## LearningMachine
module LearningMachine(input clk,rst, start, input [6:0] x1Data,x2Data, input [1:0] tData, output[1:0] signYin, output[13:0] w1,w2,b,Yin,output ReadEn, Ready);
  wire [1:0]Select1, Sel1, Sel2;
  wire  flag, InitYin, InitW1, InitW2, InitB, InitFlag, InitAlpha, LdX1, LdX2, LdT, Select2, LdYin, LdFlag, LdAlphaT, LdW1, LdW2, LdB;
  Controller controller(clk, rst, start, compare, flag, InitYin, InitW1, InitW2, InitB, InitFlag, InitAlpha, LdX1, LdX2, LdT, Select2, LdYin, LdFlag, LdAlphaT, LdW1, LdW2, LdB, ReadEn, Ready, Select1, Sel1, Sel2);
  DataPath datapath(clk,rst, x1Data,x2Data, tData, InitYin, InitW1, InitW2, InitB, InitFlag, InitAlpha, LdX1, LdX2, LdT, Select2, LdYin, LdFlag, LdAlphaT, LdW1, LdW2, LdB, Select1, Sel1, Sel2, compare, flag, signYin, w1,w2,b,Yin);
endmodule
For scale: roughly 980 cells after synthesis.
Settings: LEC_CHECK=0, CAP_MARGIN=10, CORE_ASPECT_RATIO=0.5, CORE_MARGIN=6, CORE_UTILIZATION=55, CTS_CLUSTER_DIAMETER=185, CTS_CLUSTER_SIZE=96, GPL_TIMING_DRIVEN=1, MAX_ROUTING_LAYER=met4, MIN_ROUTING_LAYER=met1, PLACE_DENSITY=0.77, SLEW_MARGIN=20, TNS_END_PERCENT=20; clock period 9.61 ns.
run.sh (not shown) runs the stock make flow with config.mk's settings and CLKGATE_MAP_FILE=.
==> next run, changes <==
- CORE_ASPECT_RATIO: 0.5 -> not set
- CORE_MARGIN: 6 -> 2
- CORE_UTILIZATION: 55 -> 68
- CTS_CLUSTER_DIAMETER: 185 -> 26
- CTS_CLUSTER_SIZE: 96 -> 34
- PLACE_DENSITY: 0.77 -> not set
- TNS_END_PERCENT: 20 -> not set
- clock period: 9.61 -> 7.81 ns (I/O delays scaled with it)
What happened:
- This time the run completed and failed the layout checks on setup timing
- cell area goes up by 11%
- register-to-register slack got worse by 1.0 ns
- worst setup slack gets worse by 1.0 ns
- synthesized area does not change
- non-clock buffer count went up by 85
- utilization went up by 24 points
- sequential share of layout area drops by 2.1 points
- flip-flop count does not change
- worst hold slack gets better by 0.0076 ns
==> next run, changes <==
- ABC_AREA: not set -> 1
- CORE_UTILIZATION: 68 -> 72
- CTS_CLUSTER_SIZE: 34 -> 13
- PLACE_DENSITY: not set -> 0.35
- SETUP_SLACK_MARGIN: not set -> 1.58
- SLEW_MARGIN: 20 -> 40
- clock period: 7.81 -> 5.56 ns (I/O delays scaled with it)
=>
- With this change the flow aborted during clock tree synthesis
- synthesized area grows by 2.4%
- synthesized cell count grows by 22%
- die area shrinks by 3.2%
==> next run, changes <==
- CORE_UTILIZATION: 72 -> 69
- CTS_CLUSTER_DIAMETER: 26 -> 52
- CTS_CLUSTER_SIZE: 13 -> 72
- PLACE_DENSITY: 0.35 -> not set
- SETUP_SLACK_MARGIN: 1.58 -> not set
- SLEW_MARGIN: 40 -> 20
- clock period: 5.56 -> 7.81 ns (I/O delays scaled with it)
The changed run finished with setup timing left.
Synthesized area stays the same.
Die area increases by 4.2%.
Synthesized cell count does not change.
==> next run, changes <==
- CORE_UTILIZATION: 69 -> 72
- CTS_CLUSTER_DIAMETER: 52 -> 26
- CTS_CLUSTER_SIZE: 72 -> 34
- PLACE_DENSITY_LB_ADDON: not set -> 0.1
- SETUP_SLACK_MARGIN: not set -> 2.33
Outcome:
- The changed run ended with an error in global routing with DPL-0038
- die area goes down by 4.0%
- synthesized area is unchanged
- synthesized cell count is unchanged

* * *

Setup of job 101:
LearningMachine again, from the RTL that the note above started with.
make LEC_CHECK=0 ABC_AREA=1 CAP_MARGIN=10 CORE_MARGIN=2 CORE_UTILIZATION=72 CTS_CLUSTER_DIAMETER=26 CTS_CLUSTER_SIZE=74 GPL_TIMING_DRIVEN=1 MAX_ROUTING_LAYER=met4 MIN_ROUTING_LAYER=met1 PLACE_DENSITY=0.36 SETUP_SLACK_MARGIN=-0.37 SLEW_MARGIN=40 finish   # period 5.56 ns
Job 101 is listed as incomplete: the tool reported an error in clock tree synthesis and the run ended there.
Changes in job 102 relative to job 101:
- CTS_CLUSTER_SIZE now 32, was 74
- CTS_CLUSTER_DIAMETER now 51, was 26
- ABC_AREA no longer set, was 1
- SLEW_MARGIN now 20, was 40
- PLACE_DENSITY no longer set, was 0.36
- SETUP_SLACK_MARGIN no longer set, was -0.37
- the clock period (ns, I/O delays scaled along) now 7.81, was 5.56
### Flow results
To summarise job 102: no stage aborted, but the layout did not pass its checks, failing on setup timing.
Row number of distinct library cell variants in the gate-level netlist after synthesis: job 102 higher / job 101 lower
Looking at global placement routability congestion, job 102 sits 4.9% below job 101.
Looking at width of the die, job 102 sits below job 101.
Relative to job 101, pre-placement core utilization has increased by 1.0 points in job 102.
Comparing detailed-placement wirelength estimate for job 102 and job 101, the smaller number came from job 102.
Area of the core (job 102 vs. job 101) decreases by a few percent
Job 102 vs job 101: number of cells after detailed placement down in job 102
Cmp job 102 vs job 101: synthesized-area fraction occupied by and/or/nand/nor cells lower in job 102
Job 102 ends up with lower area figure in the yosys stat output than job 101 does.
Area of the chip in job 102 is 2.2% lower than in job 101
Setup changes, job 102 to job 103
- a deleted CTS_CLUSTER_SIZE that had been 32
- a change of CORE_UTILIZATION from 72 to 69
- an added SETUP_SLACK_MARGIN of 2.25
- an added ABC_AREA of 1
- a change of CTS_CLUSTER_DIAMETER from 51 to 26
--- outcome ---
Job 103: it failed with a tool error in global routing, so there are no final results. NOTE: distinct cell type count after synthesis in job 103 falls short of that of job 102. Vertical die dimension, job 103 and job 102: higher on job 103. Changes observed in job 103 relative to job 102: total die size increased by 6.6% relative to the old numbers, average footprint of a synthesized cell decreased by 1.5 sq um relative to the old numbers, cell row count increased by 2 relative to the old numbers, synthesis area per yosys increased by about 2.4% relative to the old numbers, simple logic cell fraction of the synthesized area increased by 6.2 points relative to the old numbers.
